[design.v]
`timescale 1ns / 1ps
module cordic_sin_cos
(
    input clk,
    input reset_n,
    input i_call,
    input [31:0] i_data,
    output o_done,
    output [31:0] o_cos,
    output [31:0] o_sin
);
cordic_sin_cos_core u_sin_cos (
    .clk     ( clk ),
    .reset_n ( reset_n ),
    .i_call  ( i_call ),
    .i_data  ( i_data ),
    .o_done  ( o_done ),
    .o_cos   ( o_cos ),
    .o_sin   ( o_sin )
);
endmodule
module cordic_sin_cos_core(
    clk,
    reset_n,
    i_call,
    i_data,
    o_done,
    o_cos,
    o_sin
);
     input clk;
     input reset_n;
	 input i_call; 
	 input signed [31:0] i_data;
	 output o_done;
	 output signed [31:0] o_cos;
	 output signed [31:0] o_sin;	 
	 function [31:0] atan;
	    input [3:0] idx;
	    case( idx )
	       4'd0: atan = 32'd2949120;  4'd1: atan = 32'd1740992;  4'd2: atan = 32'd919872;  4'd3: atan = 32'd466944;
	       4'd4: atan = 32'd234368;   4'd5: atan = 32'd117312;   4'd6: atan = 32'd58688;   4'd7: atan = 32'd29312;
	       4'd8: atan = 32'd14656;    4'd9: atan = 32'd7360;     4'd10: atan = 32'd3648;   4'd11: atan = 32'd1856;
	       4'd12: atan = 32'd896;     4'd13: atan = 32'd448;     4'd14: atan = 32'd256;    default: atan = 32'd128;
	    endcase
	 endfunction
	 reg signed [31:0]x,y,tx,ty,deg,rcos,rsin;
	 reg [7:0]i,seg;
	 reg isdone,isnegcos,isnegsin,isswap;
	 always @ ( posedge clk or negedge reset_n )
	 if( !reset_n )
	 begin
	    { x,y,deg,rcos,rsin } <= { 32'd0,32'd0,32'd0,32'd0,32'd0};
		i <= 8'd0;
		{ isdone,isnegcos,isnegsin,isswap } <= { 1'b0,1'b0,1'b0,1'b0 };
	 end
	 else if( i_call )
	 case( i )       
  	    0:
		begin
		   seg = i_data / 90;
		   if( seg == 0 ) 
		   begin 
		   	  deg <= i_data; 
		   	  isnegcos <= 0; 
		   	  isnegsin <= 0; 
		   	  isswap <= 0; 
		   end
		   else if( seg == 1 ) 
		   begin 
		   	  deg <= i_data - 90; 
		   	  isnegcos <= 1; 
		   	  isnegsin <= 0; 
		   	  isswap <= 1; 
		   end
		   else if( seg == 2 ) 
		   begin 
		   	  deg <= i_data - 180; 
		   	  isnegcos <= 1; 
		   	  isnegsin <= 1; 
		   	  isswap <= 0; 
		   end
		   else if( seg == 3 ) 
		   begin 
		   	  deg <= i_data - 270; 
		   	  isnegcos <= 0; 
		   	  isnegsin <= 1; 
		   	  isswap <= 1;  
		   end 
		   i <= i + 1'b1;
	    end		 
		1:
		begin 
		   x <= 32'd39797; 
		   y <= 32'd0; 
		   deg <= deg << 16; 
		   i <= i + 1'b1; 
		end					 
		2,3,4,5,6,7,8,9,10,11,12,13,14,15,16,17:
		if( deg > 0 )
		begin
		   ty = y >>> i-2;
		   tx = x >>> i-2;
		   x <= x - ty;
		   y <= y + tx;
		   deg <= deg - atan(i-2);
		   i <= i + 1'b1;
		end
		else
		begin
		   ty = y >>> i-2;
		   tx = x >>> i-2;
		   x <= x + ty ;
		   y <= y - tx ;
		   deg <= deg + atan(i-2);
		   i <= i + 1'b1;
		end
		18:
		begin 
		   {rcos,rsin} <= isswap ? { y,x } : { x,y }; 
		   i <= i + 1'b1; 
		end			
		19:
		begin 
		   isdone <= 1'b1; 
		   i <= i + 1'b1; 
		end		
		20:
		begin 
		   isdone <= 1'b0; 
		   i <= 8'd0; 
		end		   
	 endcase
	 assign o_done = isdone;
	 assign o_cos = isnegcos ? -(rcos) : rcos;
	 assign o_sin = isnegsin ? -(rsin) : rsin;
endmodule
[run.sh]
#!/bin/bash
# the make line also repeats each setting of config.mk as NAME=value (left out here)
make -C /OpenROAD-flow-scripts/flow DESIGN_CONFIG=/design/flow/config.mk WORK_HOME=/design/flow/orfs CLKGATE_MAP_FILE= finish
[config.mk]
export PLATFORM = sky130hd
export DESIGN_NAME = cordic_sin_cos
export DESIGN_NICKNAME = cordic_sin_cos
export VERILOG_FILES = /design/flow/design.v
export SDC_FILE = /design/flow/constraint.sdc
export NUM_CORES = 4
export LEC_CHECK = 0
export ABC_AREA = 1
export CAP_MARGIN = 20
export CELL_PAD_IN_SITES_DETAIL_PLACEMENT = 0
export CORE_MARGIN = 2
export CORE_UTILIZATION = 71
export CTS_CLUSTER_SIZE = 14
export GPL_TIMING_DRIVEN = 1
export HOLD_SLACK_MARGIN = 0.3
export SETUP_SLACK_MARGIN = 4.09
export SLEW_MARGIN = 20
[constraint.sdc]
create_clock -name core_clock -period 15.8 [get_ports {clk}]
set_input_delay 3.1600 -clock core_clock [delete_from_list [all_inputs] [get_ports {clk}]]
set_output_delay 3.1600 -clock core_clock [all_outputs]
set_load 0.01 [all_outputs]
==> results of run 1 <==
[layout make-up]
class	instances	area, um2
fillers	2294	4971
repair buffers	539	4567
well taps	525	656.9
flip-flops and latches	172	4310
multi-input cells	3559	22130
repair inverters	2	27.53
diodes	2	5.005
inverters	629	2482
clock buffers	18	429.2
clock inverters	13	153.9
[layer usage]
metal	vias up	wire (um)	GRT usage (%)	share of wire [%]
met1	15610	36830	51.43	34
met4	12	10520	37.91	9.7
met3	937	11570	13.17	11
li1	15560	-	-	-
met5	-	119	0	0.11
met2	2546	48890	78.26	45
[per-stage QoR]
stage	setup slack (ns)	instance area [um2]
3_5_place_dp	-4.646	32830
4_1_cts	-3.814	34330
5_1_grt	-6.550	34760
2_1_floorplan	-2.454	29100
3_3_place_gp	-3.957	32830
6_report	-5.723	34760
[repair_timing]
item | CTS | global route
hold buffers | 0 | 0
cloned | 10 | 0
resized | 113 | 52
buffers inserted | 30 | 20
pin swaps | 42 | 53
setup endpoints to repair | 35 | 35
==> out/metrics.csv, run 1 <==
metric,value,unit
post-synth top area cell,dfrtp_1,
violated checks,setup timing,
Setup crit start,i_data[14],
Crit path largest cell delay,0.57,ns
Die Size,41890,um2
Post-Syn Area,28590,um2
FF-to-FF End,u_sin_cos.x[31]$_DFFE_PN0P_,
Hold WS,0.4251,ns
Worst R2R Setup Slack,5.25,ns
syn nets,4666,
Mapped Avg Cell Area,6.327,um2
post-route ant nets,0,
"Seq share, synth",15.06,%
core area,39730,um2
top cells by area,"dfrtp_1, nand2_1, inv_1",
CP required,16.20,ns
ys async rst share,100.0,%
CP Data Arrival Time,21.92,ns
GRT Total Usage,47.56,%
Basic Gates by Area,41.15,%
Max-slew headroom,11.59,%
IO buf count,99,
initial antenna violation count,9,
routed vias,34670,
Sum Neg Setup Slack,-196.55,ns
OpenROAD warnings,47,
WP buf/inv,28,
ys flops,172,
worst hold path class,reg2reg,
clk sinks,172,
Final min period,21.52,ns
FMAX,46.46,MHz
Max Cap Viol,0,
Worst-path clk slew,0.09,ns
IO Pins,100,
Routed WL per cell,19.77,um
fin cells,5459,
fin. max-slew vios,0,
CP Max Fanout,7,
post-layout period usage,136.2,%
CTS buffer count,17,
Worst-Skew Late Latency,0.48,ns
aoi share,18.31,%
vias in the first global route,32260,
critical path class,in2reg,
synthesized instance count,4518,
xor/xnor share,7.690,%
RSZ-0062 raised after global routing,yes,
"Hold Vio Cnt, Final",0,
htree depth,4,
Main synth FF type,dfrtp_1,
status,finished with violations,
Ys Warns,1,
DR vias/cell,6.350,
CTS tree,yes,
final setup fails,35,
root buffer cell,clkbuf_16,
Setup crit end,u_sin_cos.deg[13]$_DFFE_PN0P_,
CTS max path bufs,2,
Die Y,204.7,um
first-pass GRT wire length,161.4,mm
cell class contributing the biggest share of worst-path delay,simple AND/OR/NAND/NOR gates,
Placed Instances,5362,
critical path depth,158,
WL final,107.9,mm
yosys synthesis chip area,28590,um2
most numerous cell on the critical path,nand2_1,
GP Congestion,1.069,
post-detail-place hpwl,72.27,mm
num rows,73,
Tightest Pin Transition,1.320,ns
Netlist cell types,80,
"count leader, synth",nand2_1,
most frequent cells after synthesis,"nand2_1, inv_1, o21ai_0, nor2_1, nand3_1",
largest net degree at the start of global routing,103,
fp_density,71.95,%
endpoint class of the critical path,register,
fin util,87.49,%
DRC viols,0,
Startpoint Class,primary input,
Final #Nets,5068,
DR iter-0 viols,4586,
die width,204.7,um
ys cells,4518,
number of enable flip-flop cells,0,
Post-synth mux share,0.9804,%
worst setup margin,-5.723,ns
reg-to-reg startpoint,u_sin_cos.i[1]$_DFFE_PN0P_,
Overflow after GRT,0,
post-synth top area share,15.06,%
Synth Area in Adders,5.025,%
hold_sp,u_sin_cos.i[6]$_DFFE_PN0P_,
hold endpoint,u_sin_cos.i[6]$_DFFE_PN0P_,
Worst Hold Depth,0,
Dominant comb cell,simple AND/OR/NAND/NOR gates,
CP max stage cell,clkdlybuf4s50_1,
worst r2r path cells,51,
Final Skew,0.03067,ns
drt pass-1 iters,14,
Layout area overhead,21.59,%
==> run 2: changes to the inputs <==
Settings changed: ABC_AREA 1 to not set, CELL_PAD_IN_SITES_DETAIL_PLACEMENT 0 to not set, CORE_UTILIZATION 71 to 58, CTS_CLUSTER_DIAMETER set to 81, CTS_CLUSTER_SIZE 14 to not set, GPL_TIMING_DRIVEN 1 to not set, HOLD_SLACK_MARGIN 0.3 to not set, SETUP_SLACK_MARGIN 4.09 to not set.
Clock period 15.8 ns to 23.3 ns, I/O delays scaled along.
==> out/metrics.csv, run 2 <==
metric,value,unit,change
Final min period,24.81,ns,
Startpoint Class,primary input,,unchanged
syn nets,4052,,was 4666
post-synth top area cell,dfrtp_1,,unchanged
FF-to-FF End,u_sin_cos.x[31]$_DFFE_PN0P_,,unchanged
critical path depth,94,,was 158
cell class contributing the biggest share of worst-path delay,AND-OR/OR-AND gates,,was simple AND/OR/NAND/NOR gates
core area,48550,um2,was 39730 um2
post-layout period usage,106.5,%,was 136.2%
Basic Gates by Area,22.73,%,was 41.15%
Max Cap Viol,0,,unchanged
htree depth,4,,unchanged
GRT Total Usage,43.58,%,was 47.56%
most numerous cell on the critical path,buf_4,,was nand2_1
final setup fails,35,,unchanged
yosys synthesis chip area,28350,um2,was 28590 um2
Synth Area in Adders,5.208,%,was 5.025%
met3 routed wirelength,11.83,mm,was 11.57 mm
met2 WL post-DR,55.10,mm,was 48.89 mm
endpoint class of the critical path,register,,unchanged
setup slack after placement,-2.575,ns,was -4.646 ns
Ys Warns,1,,unchanged
synthesized instance count,3904,,was 4518
WP buf/inv,21,,was 28
CTS max path bufs,2,,unchanged
DR vias/cell,6.937,,was 6.350
FMAX,40.31,MHz,
most frequent cells after synthesis,"nand2_1, o21ai_0, nor2_1, a21oi_1, xnor2_1",,"was nand2_1, inv_1, o21ai_0, nor2_1, nand3_1"
first-pass GRT wire length,181.9,mm,was 161.4 mm
CTS buffer count,17,,unchanged
Worst-path clk slew,0.08,ns,was 0.09 ns
Worst-Skew Late Latency,0.46,ns,was 0.48 ns
root buffer cell,clkbuf_16,,unchanged
hold endpoint,u_sin_cos.i[7]$_DFFE_PN0P_,,was u_sin_cos.i[6]$_DFFE_PN0P_
post-synth top area share,15.18,%,was 15.06%
vias in the first global route,34900,,was 32260
"Hold Vio Cnt, Final",0,,unchanged
Post-Syn Area,28350,um2,was 28590 um2
Crit path largest cell delay,0.51,ns,was 0.57 ns
M1 WL,45.20,mm,was 36.83 mm
WL final,120.0,mm,was 107.9 mm
num rows,81,,was 73
Worst R2R Setup Slack,11.26,ns,was 5.25 ns
Layout area overhead,41.32,%,was 21.59%
reg-to-reg startpoint,u_sin_cos.i[1]$_DFFE_PN0P_,,unchanged
DRC viols,0,,unchanged
"count leader, synth",nand2_1,,unchanged
Die Y,225.1,um,was 204.7 um
ys flops,172,,unchanged
GP Congestion,1.018,,was 1.069
number of enable flip-flop cells,0,,unchanged
initial antenna violation count,3,,was 9
CTS tree,yes,,unchanged
ys async rst share,100.0,%,unchanged
clk sinks,172,,unchanged
aoi share,34.44,%,was 18.31%
Hold Buf Count CTS,0,,unchanged
Final #Nets,4795,,was 5068
worst r2r path cells,56,,was 51
Main synth FF type,dfrtp_1,,unchanged
Max-slew headroom,13.93,%,was 11.59%
Setup crit start,i_data[21],,was i_data[14]
critical path class,in2reg,,unchanged
die width,225.1,um,was 204.7 um
CP Data Arrival Time,25.13,ns,was 21.92 ns
Netlist cell types,144,,was 80
Tightest Pin Transition,1.287,ns,was 1.320 ns
worst hold path class,reg2reg,,unchanged
violated checks,setup timing,,unchanged
largest net degree at the start of global routing,129,,was 103
hold_sp,u_sin_cos.i[7]$_DFFE_PN0P_,,was u_sin_cos.i[6]$_DFFE_PN0P_
routed vias,36660,,was 34670
Overflow after GRT,0,,unchanged
post-detail-place hpwl,81.44,mm,was 72.27 mm
Final Skew,0.02330,ns,was 0.03067 ns
fin util,82.52,%,was 87.49%
top sig layer,met5,,unchanged
"Seq share, synth",15.18,%,was 15.06%
Setup crit end,u_sin_cos.deg[24]$_DFFE_PN0P_,,was u_sin_cos.deg[13]$_DFFE_PN0P_
Mapped Avg Cell Area,7.261,um2,was 6.327 um2
xor/xnor share,10.99,%,was 7.690%
Post-synth mux share,6.854,%,was 0.9804%
CP max stage cell,or4b_4,,was clkdlybuf4s50_1
Die Size,50660,um2,was 41890 um2
DR iter-0 viols,4951,,was 4586
Dominant comb cell,AND-OR/OR-AND gates,,was simple AND/OR/NAND/NOR gates
IO Pins,100,,unchanged
Worst Hold Depth,0,,unchanged
CP Max Fanout,7,,unchanged
worst setup margin,-1.509,ns,was -5.723 ns
post-route ant nets,0,,unchanged
CP required,23.62,ns,was 16.20 ns
status,finished with violations,,unchanged
Routed WL per cell,22.71,um,was 19.77 um
top cells by area,"dfrtp_1, xnor2_1, o21ai_0",,"was dfrtp_1, nand2_1, inv_1"
fin. max-slew vios,0,,unchanged
RSZ-0062 raised after global routing,yes,,unchanged
drt pass-1 iters,7,,was 14
IO buf count,99,,unchanged
OpenROAD warnings,46,,was 47
ys cells,3904,,was 4518
fp_density,58.40,%,was 71.95%
## run 2: repair_timing
| item | CTS | global route |
|---|---|---|
| setup endpoints to repair | 35 | 35 |
| resized | 491 | 169 |
| pin swaps | 185 | 101 |
| buffers inserted | 126 | 69 |
| cloned | 8 | 0 |
## run 2: layer usage
metal / vias up / global-route usage (%)
li1: 16040 / -
met1: 17300 / 54.60
met2: 2566 / 71.62
met3: 745 / 8.018
met4: 4 / 22.22
met5: - / 0
## run 2: stage by stage
step / std cells / hold WS (ns) / TNS [ns] / cell area, um2
5_1_grt: 5283 / 0.5152 / -66.38 / 40060
3_3_place_gp: 5051 / 0.4404 / -65.32 / 34880
2_1_floorplan: 3904 / 0.4498 / -13.83 / 29160
3_5_place_dp: 5051 / 0.4626 / -86.51 / 34880
6_report: 5284 / 0.4863 / -48.40 / 40060
4_1_cts: 5216 / 0.4802 / -5.862 / 38720
## run 2: area by class of cell
cell class | instances | area, um2
inverter | 86 | 341.6
clock inverter | 13 | 132.6
timing repair buffer | 955 | 7782
sequential | 172 | 4315
clock buffer | 19 | 432.9
antenna | 2 | 5.005
multi-input combinational | 3415 | 26270
fill | 2978 | 8484
tap | 622 | 778.2
==> run 3: changes to the inputs <==
Settings changed: ABC_AREA set to 1, CORE_ASPECT_RATIO set to 0.5, CORE_UTILIZATION 58 to 72, CTS_CLUSTER_DIAMETER 81 to 369, CTS_CLUSTER_SIZE set to 95, PLACE_DENSITY set to 0.38, SETUP_SLACK_MARGIN set to 2.48.
Clock period 23.3 ns to 12.8 ns, I/O delays scaled along.
==> out/metrics.csv, run 3 <==
metric,value,unit,change
Post-Syn Area,28590,um2,was 28350 um2
Overflow after GRT,297,,
"count leader, synth",nand2_1,,unchanged
htree depth,4,,unchanged
post-detail-place hpwl,71.25,mm,was 81.44 mm
Main synth FF type,dfrtp_1,,unchanged
post-synth top area share,15.06,%,was 15.18%
most frequent cells after synthesis,"nand2_1, inv_1, o21ai_0, nor2_1, nand3_1",,"was nand2_1, o21ai_0, nor2_1, a21oi_1, xnor2_1"
core area,38990,um2,was 48550 um2
xor/xnor share,7.690,%,was 10.99%
fp_density,73.32,%,was 58.40%
Placed Instances,5364,,was 5051
top cells by area,"dfrtp_1, nand2_1, inv_1",,"was dfrtp_1, xnor2_1, o21ai_0"
num rows,51,,was 81
number of enable flip-flop cells,0,,unchanged
Dominant comb cell,simple AND/OR/NAND/NOR gates,,was AND-OR/OR-AND gates
root buffer cell,clkbuf_16,,unchanged
Die Size,41410,um2,was 50660 um2
synthesized instance count,4518,,was 3904
Basic Gates by Area,41.15,%,was 22.73%
Synth Area in Adders,5.025,%,was 5.208%
Die Y,144.9,um,was 225.1 um
aoi share,18.31,%,was 34.44%
Post-synth mux share,0.9804,%,was 6.854%
IO buf count,99,,unchanged
CTS max path bufs,2,,unchanged
GP Congestion,1.082,,was 1.018
ys flops,172,,unchanged
post-synth top area cell,dfrtp_1,,unchanged
Ys Warns,1,,unchanged
run-stopping error,[ERROR GRT-0232] Routing congestion too high. Check the congestion heatmap in the GUI.,,
die width,285.8,um,was 225.1 um
Netlist cell types,80,,was 144
IO Pins,100,,unchanged
syn nets,4666,,was 4052
"Seq share, synth",15.06,%,was 15.18%
ys async rst share,100.0,%,unchanged
ys cells,4518,,was 3904
Mapped Avg Cell Area,6.327,um2,was 7.261 um2
clk sinks,172,,unchanged
GRT Total Usage,83.42,%,
status,aborted with a tool error,,was finished with violations
CTS buffer count,17,,unchanged
yosys synthesis chip area,28590,um2,was 28350 um2
Fail Step,5_1_grt,,
[run 3: repair_timing]
item / CTS
gates cloned: 8
setup buffers: 29
setup endpoints to repair: 35
hold buffers: 0
pin swaps: 64
resized: 150
endpoints found under the hold margin: 0
[run 3: metrics by stage]
| step | utilization (%) | cell area (um2) | setup WS (ns) |
|---|---|---|---|
| after floorplan | - | 29100 | -4.854 |
| after global placement | 83.99 | 32750 | -6.194 |
| after detailed placement | 83.99 | 32750 | -7.146 |
| after CTS | 87.61 | 34160 | -6.149 |
[run 3: routing by layer]
layer  GRT overflow  track usage (%)
met5              0            49.64
met4            111            79.08
met3             20            72.58
met2            148            95.85
met1             18            84.56
==> run 4: changes to the inputs <==
Settings changed: ABC_AREA 1 to not set, CELL_PAD_IN_SITES_GLOBAL_PLACEMENT set to 3, CORE_ASPECT_RATIO 0.5 to not set, CORE_MARGIN 2 to 10, CORE_UTILIZATION 72 to 40, CTS_CLUSTER_DIAMETER 369 to 346, CTS_CLUSTER_SIZE 95 to not set, GPL_TIMING_DRIVEN set to 0, MAX_ROUTING_LAYER set to met4, PLACE_DENSITY 0.38 to not set, SETUP_SLACK_MARGIN 2.48 to not set, SLEW_MARGIN 20 to 35.
Clock period 12.8 ns to 30.0 ns, I/O delays scaled along.
==> out/metrics.csv, run 4 <==
metric,value,unit,change
IO buf count,85,,was 99
Basic Gates by Area,22.73,%,was 41.15%
gr busiest metal,met2,,
hold endpoint,u_sin_cos.rcos[19]$_DFFE_PN0P_,,
Startpoint Class,primary input,,
status,finished clean,,was aborted with a tool error
Crit path largest cell delay,0.62,ns,
critical path class,in2reg,,
routed vias,31780,,
"Hold Vio Cnt, Final",0,,
Max Cap Viol,0,,
initial antenna violation count,0,,
"count leader, synth",nand2_1,,unchanged
Worst-path clk slew,0.08,ns,
CTS buffer count,17,,unchanged
Ys Warns,1,,unchanged
Netlist cell types,144,,was 80
number of enable flip-flop cells,0,,unchanged
post-layout period usage,97.39,%,
CP required,30.37,ns,
endpoint class of the critical path,register,,
CTS max path bufs,2,,unchanged
most frequent cells after synthesis,"nand2_1, o21ai_0, nor2_1, a21oi_1, xnor2_1",,"was nand2_1, inv_1, o21ai_0, nor2_1, nand3_1"
DR vias/cell,6.348,,
DR iter-0 viols,2727,,
Final min period,29.22,ns,
core area,70150,um2,was 38990 um2
WL final,120.0,mm,
Worst Hold Depth,2,,
htree depth,4,,unchanged
final setup fails,0,,
root buffer cell,clkbuf_16,,unchanged
first-pass GRT wire length,181.8,mm,
Final #Nets,4201,,
Synth Area in Adders,5.208,%,was 5.025%
ys async rst share,100.0,%,unchanged
hold_sp,u_sin_cos.rcos[19]$_DFFE_PN0P_,,
Post-synth mux share,6.854,%,was 0.9804%
fin area,32610,um2,
Post-Syn Area,28350,um2,was 28590 um2
FF-to-FF End,u_sin_cos.y[31]$_DFFE_PN0P_,,
CP Data Arrival Time,29.59,ns,
Hold Buf Count CTS,0,,unchanged
Die Size,81920,um2,was 41410 um2
DRC viols,0,,
Dominant comb cell,AND-OR/OR-AND gates,,was simple AND/OR/NAND/NOR gates
worst hold path class,reg2reg,,
post-route ant nets,0,,
cell class contributing the biggest share of worst-path delay,AND-OR/OR-AND gates,,
# fillers,7270,,
Hold WS,0.5264,ns,
FMAX,34.23,MHz,
fin. max-slew vios,0,,
IO Pins,100,,unchanged
Mapped Avg Cell Area,7.261,um2,was 6.327 um2
post-synth top area cell,dfrtp_1,,unchanged
critical path depth,92,,
"Seq share, synth",15.18,%,was 15.06%
CP Max Fanout,10,,
setup slack after placement,-2.854,ns,was -7.146 ns
num rows,97,,was 51
ys cells,3904,,was 4518
Routed WL per cell,23.98,um,
Worst-Skew Late Latency,0.51,ns,
top cells by area,"dfrtp_1, xnor2_1, o21ai_0",,"was dfrtp_1, nand2_1, inv_1"
GRT met2 Usage,46.57,%,
Tightest Pin Transition,1.033,ns,
yosys synthesis chip area,28350,um2,was 28590 um2
Placed Instances,4932,,was 5364
Setup crit end,u_sin_cos.deg[22]$_DFFE_PN0P_,,
Max-slew headroom,30.90,%,
Placed Instance Area,30460,um2,was 32750 um2
GP Congestion,1.097,,was 1.082
xor/xnor share,10.99,%,was 7.690%
OpenROAD warnings,40,,
aoi share,34.44,%,was 18.31%
Setup crit start,i_data[1],,
Final Skew,0.02252,ns,
largest net degree at the start of global routing,72,,
ys flops,172,,unchanged
reg-to-reg startpoint,u_sin_cos.i[1]$_DFFE_PN0P_,,
die width,286.2,um,was 285.8 um
fp_density,40.41,%,was 73.32%
drt pass-1 iters,17,,
CTS tree,yes,,
post-detail-place hpwl,95.52,mm,was 71.25 mm
fin cells,5006,,
post-synth top area share,15.18,%,was 15.06%
WP buf/inv,17,,
worst setup margin,0.7838,ns,
Layout area overhead,15.02,%,
Die Y,286.2,um,was 144.9 um
CP max stage cell,or4b_1,,
most numerous cell on the critical path,buf_4,,
vias in the first global route,30250,,
diode count,0,,
clk sinks,172,,unchanged
GRT Total Usage,28.69,%,
Worst R2R Setup Slack,15.29,ns,
synthesized instance count,3904,,was 4518
worst r2r path cells,55,,
Main synth FF type,dfrtp_1,,unchanged
GR Util met1,36.32,%,
Overflow after GRT,0,,
syn nets,4052,,was 4666
GR Util met3,3.177,%,
==> run 4: layout make-up <==
type | instances | area, um2 | share of cell area, %
Multi-Input combinational cell | 3411 | 23910 | 73.34
Sequential cell | 172 | 4304 | 13.20
Timing Repair Buffer | 134 | 1299 | 3.983
Tap cell | 940 | 1176 | 3.607
Buffer | 231 | 985.9 | 3.024
Clock buffer | 18 | 429.2 | 1.316
Inverter | 86 | 322.8 | 0.9901
Clock inverter | 14 | 176.4 | 0.5411
==> run 4: what timing repair did <==
| item | in CTS | in global routing |
|---|---|---|
| resized | 59 | 157 |
| setup buffers | 14 | 32 |
| endpoints found under the setup margin | 35 | 35 |
| pin swaps | 10 | 25 |
==> run 4: per-stage QoR <==
step | utilization, % | setup TNS [ns]
2_1_floorplan | - | 0
3_3_place_gp | 43.30 | -100.66
3_5_place_dp | 43.42 | -93.04
4_1_cts | 44.93 | 0
5_1_grt | 46.48 | -2.598
6_report | 46.48 | 0
==> run 4: routing by layer <==
layer / vias up / wire [um]
li1: 14860 / -
met3: 215 / 7194
met2: 1170 / 55870
met4: 0 / 4715
met5: - / 0
met1: 15530 / 52250
==> run 5: changes to the inputs <==
Settings changed: ABC_AREA set to 1, CELL_PAD_IN_SITES_DETAIL_PLACEMENT set to 0, CELL_PAD_IN_SITES_GLOBAL_PLACEMENT 3 to not set, CORE_MARGIN 10 to 2, CORE_UTILIZATION 40 to 70, CTS_CLUSTER_DIAMETER 346 to not set, CTS_CLUSTER_SIZE set to 88, GPL_TIMING_DRIVEN 0 to 1, HOLD_SLACK_MARGIN set to 0.03, PLACE_DENSITY_LB_ADDON set to 0.11, SETUP_SLACK_MARGIN set to 4.58, SLEW_MARGIN 35 to 20, TNS_END_PERCENT set to 5.
Clock period 30.0 ns to 16.6 ns, I/O delays scaled along.
==> out/metrics.csv, run 5 <==
metric,value,unit,change
Startpoint Class,primary input,,unchanged
Hold Buf Count CTS,0,,unchanged
setup slack after placement,-4.359,ns,was -2.854 ns
OpenROAD warnings,44,,was 40
most frequent cells after synthesis,"nand2_1, inv_1, o21ai_0, nor2_1, nand3_1",,"was nand2_1, o21ai_0, nor2_1, a21oi_1, xnor2_1"
Max Cap Viol,0,,unchanged
Routed WL per cell,21.21,um,was 23.98 um
Mapped Avg Cell Area,6.327,um2,was 7.261 um2
most numerous cell on the critical path,nand2_1,,was buf_4
vias in the first global route,31620,,was 30250
root buffer cell,clkbuf_16,,unchanged
Die Y,206.1,um,was 286.2 um
CTS max path bufs,2,,unchanged
status,finished with violations,,was finished clean
clk sinks,172,,unchanged
WL final,116.6,mm,was 120.0 mm
cell class contributing the biggest share of worst-path delay,simple AND/OR/NAND/NOR gates,,was AND-OR/OR-AND gates
final setup fails,35,,was 0
Post-synth mux share,0.9804,%,was 6.854%
Synth Area in Adders,5.025,%,was 5.208%
FMAX,44.74,MHz,
ys flops,172,,unchanged
worst hold path class,reg2reg,,unchanged
Tightest Pin Transition,1.151,ns,was 1.033 ns
CTS buffer count,17,,unchanged
critical path class,in2reg,,unchanged
post-route ant nets,0,,unchanged
Worst R2R Setup Slack,5.56,ns,was 15.29 ns
htree depth,4,,unchanged
Main synth FF type,dfrtp_1,,unchanged
xor/xnor share,7.690,%,was 10.99%
Ys Warns,1,,unchanged
Final min period,22.35,ns,
core area,40550,um2,was 70150 um2
WP buf/inv,29,,was 17
aoi share,18.31,%,was 34.44%
Final #Nets,5084,,was 4201
post-detail-place hpwl,74.24,mm,was 95.52 mm
ys async rst share,100.0,%,unchanged
Setup crit end,u_sin_cos.deg[27]$_DFFE_PN0P_,,was u_sin_cos.deg[22]$_DFFE_PN0P_
worst setup margin,-5.750,ns,was 0.7838 ns
Basic Gates by Area,41.15,%,was 22.73%
DR iter-0 viols,5447,,was 2727
yosys synthesis chip area,28590,um2,was 28350 um2
Max-slew headroom,22.91,%,was 30.90%
fin. max-slew vios,0,,unchanged
IO Pins,100,,unchanged
top cells by area,"dfrtp_1, nand2_1, inv_1",,"was dfrtp_1, xnor2_1, o21ai_0"
"Hold Vio Cnt, Final",0,,unchanged
CTS tree,yes,,unchanged
critical path depth,167,,was 92
Dominant comb cell,simple AND/OR/NAND/NOR gates,,was AND-OR/OR-AND gates
first-pass GRT wire length,163.9,mm,was 181.8 mm
Sum Neg Setup Slack,-194.50,ns,was 0 ns
CP required,17.00,ns,was 30.37 ns
initial antenna violation count,14,,was 0
Worst-Skew Late Latency,0.47,ns,was 0.51 ns
Hold WS,0.4241,ns,was 0.5264 ns
Post-Syn Area,28590,um2,was 28350 um2
drt pass-1 iters,9,,was 17
Worst-path clk slew,0.09,ns,was 0.08 ns
hold_sp,u_sin_cos.i[7]$_DFFE_PN0P_,,was u_sin_cos.rcos[19]$_DFFE_PN0P_
DRC viols,0,,unchanged
Final Skew,0.01571,ns,was 0.02252 ns
CP max stage cell,clkdlybuf4s50_1,,was or4b_1
"Seq share, synth",15.06,%,was 15.18%
Crit path largest cell delay,0.44,ns,was 0.62 ns
largest net degree at the start of global routing,104,,was 72
violated checks,setup timing,,
GP Congestion,1.083,,was 1.097
number of enable flip-flop cells,0,,unchanged
"count leader, synth",nand2_1,,unchanged
post-layout period usage,134.6,%,was 97.39%
Die Size,42470,um2,was 81920 um2
syn nets,4666,,was 4052
synthesized instance count,4518,,was 3904
Setup crit start,i_data[0],,was i_data[1]
reg-to-reg startpoint,u_sin_cos.i[1]$_DFFE_PN0P_,,unchanged
Overflow after GRT,0,,unchanged
die width,206.1,um,was 286.2 um
hold endpoint,u_sin_cos.i[7]$_DFFE_PN0P_,,was u_sin_cos.rcos[19]$_DFFE_PN0P_
post-synth top area cell,dfrtp_1,,unchanged
RSZ-0062 raised after global routing,yes,,
endpoint class of the critical path,register,,unchanged
CP Data Arrival Time,22.75,ns,was 29.59 ns
Netlist cell types,80,,was 144
routed vias,35700,,was 31780
worst r2r path cells,54,,was 55
DR vias/cell,6.498,,was 6.348
fp_density,70.49,%,was 40.41%
post-synth top area share,15.06,%,was 15.18%
ys cells,4518,,was 3904
GRT Total Usage,49.78,%,was 28.69%
FF-to-FF End,u_sin_cos.x[31]$_DFFE_PN0P_,,was u_sin_cos.y[31]$_DFFE_PN0P_
CP Max Fanout,7,,was 10
Worst Hold Depth,0,,was 2
IO buf count,99,,was 85
Layout area overhead,21.67,%,was 15.02%
num rows,74,,was 97
run 5: cell type report:
class,count,area [um2]
Clock buffer,18,439.2
Timing Repair Buffer,557,4596
Antenna cell,14,35.03
Sequential cell,172,4310
Clock inverter,14,168.9
Fill cell,2367,5772
Tap cell,532,665.6
Inverter,629,2474
Multi-Input combinational cell,3559,22090
run 5: through the flow:
stage	cells	util, %	cell area [um2]
final	5495	85.77	34780
after global routing	5493	85.76	34780
after detailed placement	5372	79.80	32360
after floorplan	4518	-	28650
after global placement	5372	79.80	32360
after CTS	5433	82.97	33650
run 5: metal layers:
metal | part of all wire (%) | vias to the layer above | global-route usage, %
met4 | 11 | 0 | 37.19
met3 | 11 | 1151 | 14.49
met5 | 0 | - | -
met2 | 44 | 2946 | 78.43
met1 | 33 | 15990 | 53.13
li1 | - | 15620 | -
run 5: repair_timing:
action,CTS,global route
resized,107,168
buffers inserted,25,39
pin swaps,94,133
gates cloned,4,1
endpoints found under the setup margin,35,40
==> run 6: changes to the inputs <==
Settings changed: CELL_PAD_IN_SITES_DETAIL_PLACEMENT 0 to not set, CORE_UTILIZATION 70 to 68, CTS_CLUSTER_DIAMETER set to 378, CTS_CLUSTER_SIZE 88 to not set, GPL_TIMING_DRIVEN 1 to not set, HOLD_SLACK_MARGIN 0.03 to not set, PLACE_DENSITY_LB_ADDON 0.11 to not set, SETUP_SLACK_MARGIN 4.58 to 4.53, TNS_END_PERCENT 5 to not set.
Clock period 16.6 ns to 19.9 ns, I/O delays scaled along.
==> out/metrics.csv, run 6 <==
metric,value,unit,change
num rows,75,,was 74
aoi share,18.31,%,unchanged
"Seq share, synth",15.06,%,unchanged
Mapped Avg Cell Area,6.327,um2,unchanged
synthesized instance count,4518,,unchanged
die width,209.0,um,was 206.1 um
xor/xnor share,7.690,%,unchanged
clk sinks,172,,unchanged
CTS max path bufs,2,,unchanged
ys cells,4518,,unchanged
Ys Warns,1,,unchanged
Die Size,43700,um2,was 42470 um2
Synth Area in Adders,5.025,%,unchanged
post-detail-place hpwl,73.80,mm,was 74.24 mm
root buffer cell,clkbuf_16,,unchanged
Die Y,209.0,um,was 206.1 um
post-synth top area cell,dfrtp_1,,unchanged
syn nets,4666,,unchanged
core area,41760,um2,was 40550 um2
post-synth top area share,15.06,%,unchanged
Main synth FF type,dfrtp_1,,unchanged
ys async rst share,100.0,%,unchanged
IO Pins,100,,unchanged
yosys synthesis chip area,28590,um2,unchanged
Netlist cell types,80,,unchanged
GP Congestion,1.067,,was 1.083
Post-Syn Area,28590,um2,unchanged
ys flops,172,,unchanged
status,aborted with a tool error,,was finished with violations
fp_density,68.46,%,was 70.49%
number of enable flip-flop cells,0,,unchanged
Placed Instance Area,32480,um2,was 32360 um2
most frequent cells after synthesis,"nand2_1, inv_1, o21ai_0, nor2_1, nand3_1",,unchanged
setup slack after placement,-1.304,ns,was -4.359 ns
htree depth,4,,unchanged
CTS buffer count,17,,unchanged
Basic Gates by Area,41.15,%,unchanged
Hold Buf Count CTS,0,,unchanged
Post-synth mux share,0.9804,%,unchanged
Dominant comb cell,simple AND/OR/NAND/NOR gates,,unchanged
Fail Step,5_1_grt,,
top cells by area,"dfrtp_1, nand2_1, inv_1",,unchanged
"count leader, synth",nand2_1,,unchanged
IO buf count,99,,unchanged
## run 6: repair_timing
| item | in CTS |
|---|---|
| gates cloned | 8 |
| setup endpoints to repair | 35 |
| pin swaps | 124 |
| resized | 277 |
| setup buffers | 80 |
## run 6: through the flow
step | instances
2_1_floorplan | 4518
3_3_place_gp | 5333
3_5_place_dp | 5333
4_1_cts | 5453
==> run 7: changes to the inputs <==
Settings changed: CELL_PAD_IN_SITES_DETAIL_PLACEMENT set to 0, CORE_UTILIZATION 68 to 72, CTS_CLUSTER_DIAMETER 378 to 359, CTS_CLUSTER_SIZE set to 14, GPL_TIMING_DRIVEN set to 1, HOLD_SLACK_MARGIN set to 0.03, MAX_ROUTING_LAYER met4 to not set, PLACE_DENSITY_LB_ADDON set to 0.11, SETUP_SLACK_MARGIN 4.53 to 0.26.
Clock period 19.9 ns to 15.8 ns, I/O delays scaled along.
==> out/metrics.csv, run 7 <==
metric,value,unit,change
Fail Step,5_1_grt,,unchanged
post-synth top area share,15.06,%,unchanged
"count leader, synth",nand2_1,,unchanged
Overflow after GRT,11,,
die width,203.3,um,was 209.0 um
setup slack after placement,-4.905,ns,was -1.304 ns
fp_density,73.46,%,was 68.46%
xor/xnor share,7.690,%,unchanged
Die Size,41310,um2,was 43700 um2
IO buf count,99,,unchanged
aoi share,18.31,%,unchanged
Ys Warns,1,,unchanged
core area,38920,um2,was 41760 um2
CTS max path bufs,2,,unchanged
most frequent cells after synthesis,"nand2_1, inv_1, o21ai_0, nor2_1, nand3_1",,unchanged
ys cells,4518,,unchanged
Die Y,203.3,um,was 209.0 um
post-detail-place hpwl,74.90,mm,was 73.80 mm
htree depth,4,,unchanged
status,aborted with a tool error,,unchanged
Hold Buf Count CTS,0,,unchanged
Post-Syn Area,28590,um2,unchanged
top cells by area,"dfrtp_1, nand2_1, inv_1",,unchanged
Mapped Avg Cell Area,6.327,um2,unchanged
Dominant comb cell,simple AND/OR/NAND/NOR gates,,unchanged
Basic Gates by Area,41.15,%,unchanged
Main synth FF type,dfrtp_1,,unchanged
ys async rst share,100.0,%,unchanged
syn nets,4666,,unchanged
Post-synth mux share,0.9804,%,unchanged
num rows,72,,was 75
Placed Instances,5345,,was 5333
clk sinks,172,,unchanged
CTS buffer count,17,,unchanged
run-stopping error,[ERROR GRT-0116] Global routing finished with congestion. Check the congestion regions in the DRC Viewer.,,
synthesized instance count,4518,,unchanged
yosys synthesis chip area,28590,um2,unchanged
ys flops,172,,unchanged
Synth Area in Adders,5.025,%,unchanged
Netlist cell types,80,,unchanged
root buffer cell,clkbuf_16,,unchanged
post-synth top area cell,dfrtp_1,,unchanged
"Seq share, synth",15.06,%,unchanged
IO Pins,100,,unchanged
GP Congestion,1.093,,was 1.067
number of enable flip-flop cells,0,,unchanged
GRT Total Usage,72.54,%,
==> run 7: metal layers <==
layer	overflow	global-route usage (%)
met1	0	70.85
met4	8	77.76
met3	0	50.14
met2	3	94.59
met5	0	20.36
==> run 7: stage by stage <==
step / area, um2 / TNS [ns]
2_1_floorplan: 29100 / -82.89
3_3_place_gp: 32720 / -135.69
3_5_place_dp: 32720 / -167.71
4_1_cts: 35550 / -125.85
==> run 7: repair_timing <==
| item | 4_1_cts |
|---|---|
| setup buffers | 87 |
| setup endpoints to repair | 35 |
| resized | 383 |
| gates cloned | 11 |
| pin swaps | 148 |
==> run 8: changes to the inputs <==
Settings changed: ABC_AREA 1 to not set, CELL_PAD_IN_SITES_DETAIL_PLACEMENT 0 to not set, CORE_UTILIZATION 72 to 71, CTS_CLUSTER_DIAMETER 359 to 369, CTS_CLUSTER_SIZE 14 to 95, GPL_TIMING_DRIVEN 1 to not set, HOLD_SLACK_MARGIN 0.03 to not set, PLACE_DENSITY_LB_ADDON 0.11 to not set, SETUP_SLACK_MARGIN 0.26 to not set.
Clock period 15.8 ns to 17.6 ns, I/O delays scaled along.
==> out/metrics.csv, run 8 <==
metric,value,unit,change
"Seq share, synth",15.18,%,was 15.06%
Hold Buf Count CTS,0,,unchanged
htree depth,4,,unchanged
CTS max path bufs,2,,unchanged
num rows,73,,was 72
Netlist cell types,144,,was 80
Post-synth mux share,6.854,%,was 0.9804%
ys flops,172,,unchanged
aoi share,34.44,%,was 18.31%
run-stopping error,[ERROR GRT-0116] Global routing finished with congestion. Check the congestion regions in the DRC Viewer.,,unchanged
"count leader, synth",nand2_1,,unchanged
GP Congestion,1.113,,was 1.093
Die Y,203.8,um,was 203.3 um
top cells by area,"dfrtp_1, xnor2_1, o21ai_0",,"was dfrtp_1, nand2_1, inv_1"
core area,39550,um2,was 38920 um2
Placed Instance Area,34900,um2,was 32720 um2
setup slack after placement,-7.109,ns,was -4.905 ns
Ys Warns,1,,unchanged
status,aborted with a tool error,,unchanged
Post-Syn Area,28350,um2,was 28590 um2
number of enable flip-flop cells,0,,unchanged
fp_density,71.68,%,was 73.46%
Die Size,41540,um2,was 41310 um2
Basic Gates by Area,22.73,%,was 41.15%
ys cells,3904,,was 4518
post-synth top area share,15.18,%,was 15.06%
post-synth top area cell,dfrtp_1,,unchanged
Dominant comb cell,AND-OR/OR-AND gates,,was simple AND/OR/NAND/NOR gates
root buffer cell,clkbuf_16,,unchanged
post-detail-place hpwl,81.29,mm,was 74.90 mm
IO buf count,99,,unchanged
CTS buffer count,17,,unchanged
most frequent cells after synthesis,"nand2_1, o21ai_0, nor2_1, a21oi_1, xnor2_1",,"was nand2_1, inv_1, o21ai_0, nor2_1, nand3_1"
syn nets,4052,,was 4666
Overflow after GRT,903,,
yosys synthesis chip area,28350,um2,was 28590 um2
xor/xnor share,10.99,%,was 7.690%
clk sinks,172,,unchanged
IO Pins,100,,unchanged
die width,203.8,um,was 203.3 um
GRT Total Usage,90.44,%,
Synth Area in Adders,5.208,%,was 5.025%
ys async rst share,100.0,%,unchanged
synthesized instance count,3904,,was 4518
Mapped Avg Cell Area,7.261,um2,was 6.327 um2
Fail Step,5_1_grt,,unchanged
Main synth FF type,dfrtp_1,,unchanged
[run 8: per-layer routing]
layer  track usage (%)  GRT overflow
met5             43.69            10
met4             98.28           279
met3             77.93            29
met2             104.6           555
met1             87.55            30
[run 8: stage by stage]
step           cells  TNS, ns
3_5_place_dp    4963  -244.76
2_1_floorplan   3904  -173.43
4_1_cts         5115  -171.74
3_3_place_gp    4963  -200.94
[run 8: timing repair]
action,in CTS
pin swaps,137
cloned,4
gates resized,374
buffers inserted,118
setup endpoints to repair,35
==> run 9: changes to the inputs <==
Settings changed: ABC_AREA set to 1, CORE_UTILIZATION 71 to 72, CTS_CLUSTER_DIAMETER 369 to not set, CTS_CLUSTER_SIZE 95 to not set, PLACE_DENSITY set to 0.43.
Clock period 17.6 ns to 32.6 ns, I/O delays scaled along.
==> out/metrics.csv, run 9 <==
metric,value,unit,change
status,finished clean,,was aborted with a tool error
ys flops,172,,unchanged
hold endpoint,u_sin_cos.i[6]$_DFFE_PN0P_,,
gr busiest metal,met2,,
clk sinks,172,,unchanged
worst hold path class,reg2reg,,
GR Util met3,6.823,%,
Final #Nets,4643,,
OpenROAD warnings,43,,
GRT Total Usage,41.96,%,
most numerous cell on the critical path,nand2_2,,
"Hold Vio Cnt, Final",0,,
WL final,87.59,mm,
Final min period,25.75,ns,
Worst-Skew Late Latency,0.47,ns,
endpoint class of the critical path,register,,
syn nets,4666,,was 4052
Ys Warns,1,,unchanged
Worst Hold Depth,0,,
aoi share,18.31,%,was 34.44%
Sum Neg Setup Slack,0,ns,
yosys synthesis chip area,28590,um2,was 28350 um2
IO Pins,100,,unchanged
"Setup Fix Bufs, Post-CTS",0,,was 118
fin. max-slew vios,0,,
vias in the first global route,28790,,
# fillers,3191,,
Max Cap Viol,0,,
htree depth,4,,unchanged
GR Util met1,48.36,%,
CTS buffer count,17,,unchanged
hold_sp,u_sin_cos.i[6]$_DFFE_PN0P_,,
cell class contributing the biggest share of worst-path delay,simple AND/OR/NAND/NOR gates,,
critical path depth,150,,
DR iter-0 viols,2995,,
Tightest Pin Transition,1.087,ns,
reg-to-reg startpoint,u_sin_cos.i[1]$_DFFE_PN0P_,,
CTS max path bufs,2,,unchanged
most frequent cells after synthesis,"nand2_1, inv_1, o21ai_0, nor2_1, nand3_1",,"was nand2_1, o21ai_0, nor2_1, a21oi_1, xnor2_1"
fp_density,73.46,%,was 71.68%
Crit path largest cell delay,0.61,ns,
Overflow after GRT,0,,
Setup crit start,i_data[3],,
Setup crit end,u_sin_cos.deg[30]$_DFFE_PN0P_,,
GRT met2 Usage,71.96,%,
CTS tree,yes,,
post-route ant nets,0,,
num rows,72,,was 73
RSZ-0062 raised after global routing,no,,
Post-synth mux share,0.9804,%,was 6.854%
Dominant comb cell,simple AND/OR/NAND/NOR gates,,was AND-OR/OR-AND gates
post-synth top area share,15.06,%,was 15.18%
Die Y,203.3,um,was 203.8 um
post-synth top area cell,dfrtp_1,,unchanged
CP Max Fanout,21,,
root buffer cell,clkbuf_16,,unchanged
FF-to-FF End,u_sin_cos.y[30]$_DFFE_PN0P_,,
Hold WS,0.4313,ns,
post-detail-place hpwl,68.09,mm,was 81.29 mm
"count leader, synth",nand2_1,,unchanged
die width,203.3,um,was 203.8 um
final setup fails,0,,
Main synth FF type,dfrtp_1,,unchanged
initial antenna violation count,4,,
CP Data Arrival Time,26.15,ns,
xor/xnor share,7.690,%,was 10.99%
top cells by area,"dfrtp_1, nand2_1, inv_1",,"was dfrtp_1, xnor2_1, o21ai_0"
drt pass-1 iters,7,,
WP buf/inv,14,,
critical path class,in2reg,,
Final Skew,0.01466,ns,
Mapped Avg Cell Area,6.327,um2,was 7.261 um2
Basic Gates by Area,41.15,%,was 22.73%
ys async rst share,100.0,%,unchanged
DR vias/cell,6.024,,
Startpoint Class,primary input,,
"Seq share, synth",15.06,%,was 15.18%
Post-Syn Area,28590,um2,was 28350 um2
post-CTS sizing,0,,was 374
Netlist cell types,80,,was 144
Die Size,41310,um2,was 41540 um2
synthesized instance count,4518,,was 3904
Routed WL per cell,17.42,um,
number of enable flip-flop cells,0,,unchanged
DRC viols,0,,
largest net degree at the start of global routing,108,,
Synth Area in Adders,5.025,%,was 5.208%
Hold Buf Count CTS,0,,unchanged
GP Congestion,1.069,,was 1.113
routed vias,30280,,
Worst R2R Setup Slack,22.19,ns,
FMAX,38.84,MHz,
Layout area overhead,5.112,%,
Max-slew headroom,27.52,%,
core area,38920,um2,was 39550 um2
CP max stage cell,nor2_4,,
Worst-path clk slew,0.08,ns,
ys cells,4518,,was 3904
worst r2r path cells,59,,
CP required,33.00,ns,
IO buf count,99,,unchanged
first-pass GRT wire length,142.4,mm,
post-layout period usage,78.99,%,
## run 9: metal layers
layer / share of wire (%) / up-vias
met2: 47 / 1406
met4: 7.0 / 4
met5: 0.033 / -
met3: 6.6 / 391
li1: - / 14700
met1: 39 / 13780
## run 9: stage by stage
stage          utilization, %  instances  cell area (um2)  worst slack [ns]
3_5_place_dp            75.76       4994            29480             6.719
3_3_place_gp            75.76       4994            29480             7.474
6_report                77.21       5027            30050             6.851
2_1_floorplan               -       4518            28590             10.50
5_1_grt                 77.20       5025            30040             4.853
4_1_cts                 77.20       5025            30040             7.135
## run 9: layout make-up
class / instances / area, um2 / area share, %
inverters: 629 / 2440 / 8.120
clock inverters: 13 / 131.4 / 0.4372
clock buffers: 18 / 429.2 / 1.428
repair buffers: 120 / 1150 / 3.827
diodes: 2 / 5.005 / 0.01666
well taps: 518 / 648.1 / 2.157
multi-input cells: 3555 / 20940 / 69.67
flip-flops and latches: 172 / 4310 / 14.34
==> run 10: changes to the inputs <==
Settings changed: ABC_AREA 1 to not set, CAP_MARGIN 20 to 10, CELL_PAD_IN_SITES_DETAIL_PLACEMENT set to 1, CORE_ASPECT_RATIO set to 1.32, CORE_UTILIZATION 72 to 70, CTS_CLUSTER_DIAMETER set to 165, GPL_ROUTABILITY_DRIVEN set to 0, PLACE_DENSITY 0.43 to 0.94, TNS_END_PERCENT set to 50.
Clock period 32.6 ns to 23.0 ns, I/O delays scaled along.
==> out/metrics.csv, run 10 <==
metric,value,unit,change
Die Size,42140,um2,was 41310 um2
Mapped Avg Cell Area,7.261,um2,was 6.327 um2
ys async rst share,100.0,%,unchanged
number of enable flip-flop cells,0,,unchanged
Fail Step,3_5_place_dp,,
die width,179.2,um,was 203.3 um
"Seq share, synth",15.18,%,was 15.06%
Post-Syn Area,28350,um2,was 28590 um2
synthesized instance count,3904,,was 4518
Basic Gates by Area,22.73,%,was 41.15%
run-stopping error,[ERROR DPL-0033] detailed placement checks failed during check placement.,,
Post-synth mux share,6.854,%,was 0.9804%
num rows,84,,was 72
post-synth top area cell,dfrtp_1,,unchanged
xor/xnor share,10.99,%,was 7.690%
status,aborted with a tool error,,was finished clean
top cells by area,"dfrtp_1, xnor2_1, o21ai_0",,"was dfrtp_1, nand2_1, inv_1"
ys flops,172,,unchanged
most frequent cells after synthesis,"nand2_1, o21ai_0, nor2_1, a21oi_1, xnor2_1",,"was nand2_1, inv_1, o21ai_0, nor2_1, nand3_1"
Synth Area in Adders,5.208,%,was 5.025%
fp_density,70.98,%,was 73.46%
post-synth top area share,15.18,%,was 15.06%
IO Pins,100,,unchanged
Main synth FF type,dfrtp_1,,unchanged
IO buf count,99,,unchanged
ys cells,3904,,was 4518
Ys Warns,1,,unchanged
aoi share,34.44,%,was 18.31%
Dominant comb cell,AND-OR/OR-AND gates,,was simple AND/OR/NAND/NOR gates
Die Y,235.2,um,was 203.3 um
syn nets,4052,,was 4666
"count leader, synth",nand2_1,,unchanged
Netlist cell types,144,,was 80
core area,39940,um2,was 38920 um2
yosys synthesis chip area,28350,um2,was 28590 um2
-- run 10: through the flow --
step	hold WS, ns	worst slack, ns	instance area (um2)	std cells	TNS [ns]
2_1_floorplan	0.4498	-0.8832	29140	3904	-22.48
3_3_place_gp	0.4483	-1.439	34600	4928	-47.17
==> run 11: changes to the inputs <==
Settings changed: CAP_MARGIN 10 to 20, CELL_PAD_IN_SITES_DETAIL_PLACEMENT 1 to 2, CELL_PAD_IN_SITES_GLOBAL_PLACEMENT set to 3, CORE_ASPECT_RATIO 1.32 to not set, CORE_MARGIN 2 to 10, CORE_UTILIZATION 70 to 40, CTS_CLUSTER_DIAMETER 165 to 71, GPL_TIMING_DRIVEN set to 0, MAX_ROUTING_LAYER set to met4, MIN_ROUTING_LAYER set to met2, PLACE_DENSITY 0.94 to not set, SETUP_SLACK_MARGIN set to 3.03, SLEW_MARGIN 20 to 15, TNS_END_PERCENT 50 to not set.
Clock period 23.0 ns to 30.0 ns, I/O delays scaled along.
==> out/metrics.csv, run 11 <==
metric,value,unit,change
"count leader, synth",nand2_1,,unchanged
die width,286.2,um,was 179.2 um
fp_density,40.41,%,was 70.98%
yosys synthesis chip area,28350,um2,unchanged
Die Size,81920,um2,was 42140 um2
Basic Gates by Area,22.73,%,unchanged
CTS buffer count,17,,
most frequent cells after synthesis,"nand2_1, o21ai_0, nor2_1, a21oi_1, xnor2_1",,unchanged
Post-Syn Area,28350,um2,unchanged
IO buf count,85,,was 99
ys cells,3904,,unchanged
Netlist cell types,144,,unchanged
ys async rst share,100.0,%,unchanged
num rows,97,,was 84
Die Y,286.2,um,was 235.2 um
post-synth top area share,15.18,%,unchanged
Fail Step,5_1_grt,,was 3_5_place_dp
Post-synth mux share,6.854,%,unchanged
GRT Total Usage,67.95,%,
status,aborted with a tool error,,unchanged
Hold Buf Count CTS,0,,
aoi share,34.44,%,unchanged
syn nets,4052,,unchanged
post-synth top area cell,dfrtp_1,,unchanged
Ys Warns,1,,unchanged
IO Pins,100,,unchanged
xor/xnor share,10.99,%,unchanged
top cells by area,"dfrtp_1, xnor2_1, o21ai_0",,unchanged
Dominant comb cell,AND-OR/OR-AND gates,,unchanged
post-detail-place hpwl,110.2,mm,
ys flops,172,,unchanged
Synth Area in Adders,5.208,%,unchanged
core area,70150,um2,was 39940 um2
clk sinks,172,,
CTS max path bufs,2,,
number of enable flip-flop cells,0,,unchanged
Mapped Avg Cell Area,7.261,um2,unchanged
run-stopping error,[ERROR GRT-0116] Global routing finished with congestion. Check the congestion regions in the DRC Viewer.,,was [ERROR DPL-0033] detailed placement checks failed during check placement.
htree depth,4,,
root buffer cell,clkbuf_16,,
synthesized instance count,3904,,unchanged
Main synth FF type,dfrtp_1,,unchanged
"Seq share, synth",15.18,%,unchanged
Overflow after GRT,5,,
==> run 11: metrics by stage <==
stage | instance area (um2) | instances | worst slack (ns) | TNS [ns]
after global placement | 30380 | 4929 | -3.216 | -106.98
after CTS | 34960 | 5130 | 3.032 | 0
after detailed placement | 30450 | 4932 | -4.692 | -155.62
after floorplan | 28350 | 3904 | 3.362 | 0
==> run 11: what timing repair did <==
item	CTS
setup buffers	165
endpoints found under the setup margin	35
pin swaps	142
resized	514
cloned	1
==> run 11: layer usage <==
metal | GRT overflow | global-route usage, %
met2 | 0 | 74.09
met1 | - | -
met3 | 5 | 75.74
met4 | 0 | 41.41
met5 | - | -
==> run 12: changes to the inputs <==
Settings changed: ABC_AREA set to 1, CELL_PAD_IN_SITES_DETAIL_PLACEMENT 2 to 0, CELL_PAD_IN_SITES_GLOBAL_PLACEMENT 3 to not set, CORE_MARGIN 10 to 2, CORE_UTILIZATION 40 to 58, CTS_CLUSTER_DIAMETER 71 to not set, CTS_CLUSTER_SIZE set to 88, GPL_ROUTABILITY_DRIVEN 0 to not set, GPL_TIMING_DRIVEN 0 to 1, HOLD_SLACK_MARGIN set to 0.03, MAX_ROUTING_LAYER met4 to not set, MIN_ROUTING_LAYER met2 to not set, PLACE_DENSITY_LB_ADDON set to 0.11, SETUP_SLACK_MARGIN 3.03 to -1.21, SLEW_MARGIN 15 to 20.
Clock period 30.0 ns to 18.0 ns, I/O delays scaled along.
==> out/metrics.csv, run 12 <==
metric,value,unit,change
Dominant comb cell,simple AND/OR/NAND/NOR gates,,was AND-OR/OR-AND gates
number of enable flip-flop cells,0,,unchanged
reg-to-reg startpoint,u_sin_cos.i[1]$_DFFE_PN0P_,,
Post-synth mux share,0.9804,%,was 6.854%
Routed WL per cell,17.07,um,
post-route ant nets,0,,
critical path depth,158,,
hold endpoint,u_sin_cos.i[7]$_DFFE_PN0P_,,
CP required,18.39,ns,
"count leader, synth",nand2_1,,unchanged
post-synth top area cell,dfrtp_1,,unchanged
post-detail-place hpwl,72.26,mm,was 110.2 mm
worst setup margin,-2.626,ns,
GRT Total Usage,36.29,%,
worst r2r path cells,61,,
fin cells,5632,,
status,finished with violations,,was aborted with a tool error
Max-slew headroom,22.27,%,
Netlist cell types,80,,was 144
Die Size,51080,um2,was 81920 um2
IO Pins,100,,unchanged
DRC viols,0,,
num rows,81,,was 97
Setup crit end,u_sin_cos.deg[27]$_DFFE_PN0P_,,
Main synth FF type,dfrtp_1,,unchanged
CTS max path bufs,2,,unchanged
most frequent cells after synthesis,"nand2_1, inv_1, o21ai_0, nor2_1, nand3_1",,"was nand2_1, o21ai_0, nor2_1, a21oi_1, xnor2_1"
top cells by area,"dfrtp_1, nand2_1, inv_1",,"was dfrtp_1, xnor2_1, o21ai_0"
htree depth,4,,unchanged
"Hold Vio Cnt, Final",0,,
post-synth top area share,15.06,%,was 15.18%
OpenROAD warnings,40,,
Basic Gates by Area,41.15,%,was 22.73%
critical path class,in2reg,,
Worst Hold Depth,0,,
RSZ-0062 raised after global routing,yes,,
syn nets,4666,,was 4052
drt pass-1 iters,7,,
Final #Nets,5103,,
ys flops,172,,unchanged
Worst-Skew Late Latency,0.47,ns,
routed vias,31730,,
DR vias/cell,5.635,,
Setup crit start,i_data[0],,
CTS tree,yes,,
post-layout period usage,114.6,%,
Placed Instances,5512,,was 4932
fin area,35180,um2,
synthesized instance count,4518,,was 3904
Tightest Pin Transition,1.161,ns,
final setup fails,35,,
core area,48750,um2,was 70150 um2
Post-Syn Area,28590,um2,was 28350 um2
aoi share,18.31,%,was 34.44%
violated checks,setup timing,,
FMAX,48.48,MHz,
setup slack after placement,-3.004,ns,was -4.692 ns
initial antenna violation count,2,,
ys cells,4518,,was 3904
Worst R2R Setup Slack,7.63,ns,
clk sinks,172,,unchanged
xor/xnor share,7.690,%,was 10.99%
Sum Neg Setup Slack,-88.56,ns,
most numerous cell on the critical path,nand2_4,,
Final Skew,0.01599,ns,
Startpoint Class,primary input,,
die width,226.0,um,was 286.2 um
Synth Area in Adders,5.025,%,was 5.208%
ys async rst share,100.0,%,unchanged
largest net degree at the start of global routing,86,,
Final min period,20.63,ns,
fin. max-slew vios,0,,
CP max stage cell,clkdlybuf4s50_1,,
root buffer cell,clkbuf_16,,unchanged
cell class contributing the biggest share of worst-path delay,simple AND/OR/NAND/NOR gates,,
endpoint class of the critical path,register,,
CP Max Fanout,11,,
"Seq share, synth",15.06,%,was 15.18%
WP buf/inv,23,,
Hold Buf Count CTS,0,,unchanged
Worst-path clk slew,0.07,ns,
# fillers,4190,,
Die Y,226.0,um,was 286.2 um
DR iter-0 viols,3124,,
Crit path largest cell delay,0.41,ns,
GP Congestion,1.013,,
hold_sp,u_sin_cos.i[7]$_DFFE_PN0P_,,
yosys synthesis chip area,28590,um2,was 28350 um2
CP Data Arrival Time,21.02,ns,
Overflow after GRT,0,,
worst hold path class,reg2reg,,
fp_density,58.64,%,was 40.41%
Placed Instance Area,32580,um2,was 30450 um2
Layout area overhead,23.07,%,
WL final,96.14,mm,
IO buf count,99,,was 85
Max Cap Viol,0,,
Mapped Avg Cell Area,6.327,um2,was 7.261 um2
first-pass GRT wire length,149.9,mm,
FF-to-FF End,u_sin_cos.y[30]$_DFFE_PN0P_,,
vias in the first global route,29280,,
Ys Warns,1,,unchanged
CTS buffer count,17,,unchanged
[run 12: repair_timing]
action                                  in CTS  in global routing
pin swaps                                   56                 67
gates cloned                                 7                  2
buffers inserted                            34                 50
endpoints found under the setup margin      35                 35
gates resized                              151                152
[run 12: cell type report]
cell class / instances / area (um2) / area share (%)
Inverter: 629 / 2472 / 7.028
Clock inverter: 10 / 107.6 / 0.3059
Timing Repair inverter: 2 / 27.53 / 0.07824
Sequential cell: 172 / 4310 / 12.25
Clock buffer: 20 / 456.7 / 1.298
Tap cell: 664 / 830.8 / 2.361
Multi-Input combinational cell: 3561 / 22170 / 63.02
Antenna cell: 2 / 5.005 / 0.01423
Timing Repair Buffer: 572 / 4798 / 13.64
[run 12: per-layer routing]
metal | vias up | GRT usage, % | part of all wire, %
met5 | - | 0 | 0.014
met4 | 2 | 20.18 | 6.1
met3 | 301 | 4.359 | 5.6
met2 | 1155 | 63.32 | 49
met1 | 14650 | 43.25 | 39
li1 | 15630 | - | -
[run 12: per-stage QoR]
step                utilization (%)  hold WS (ns)
floorplan                         -        0.4699
global placement              66.84        0.4183
detailed placement            66.84        0.4123
CTS                           69.93        0.4288
global route                  72.16        0.4329
finish                        72.17        0.4281
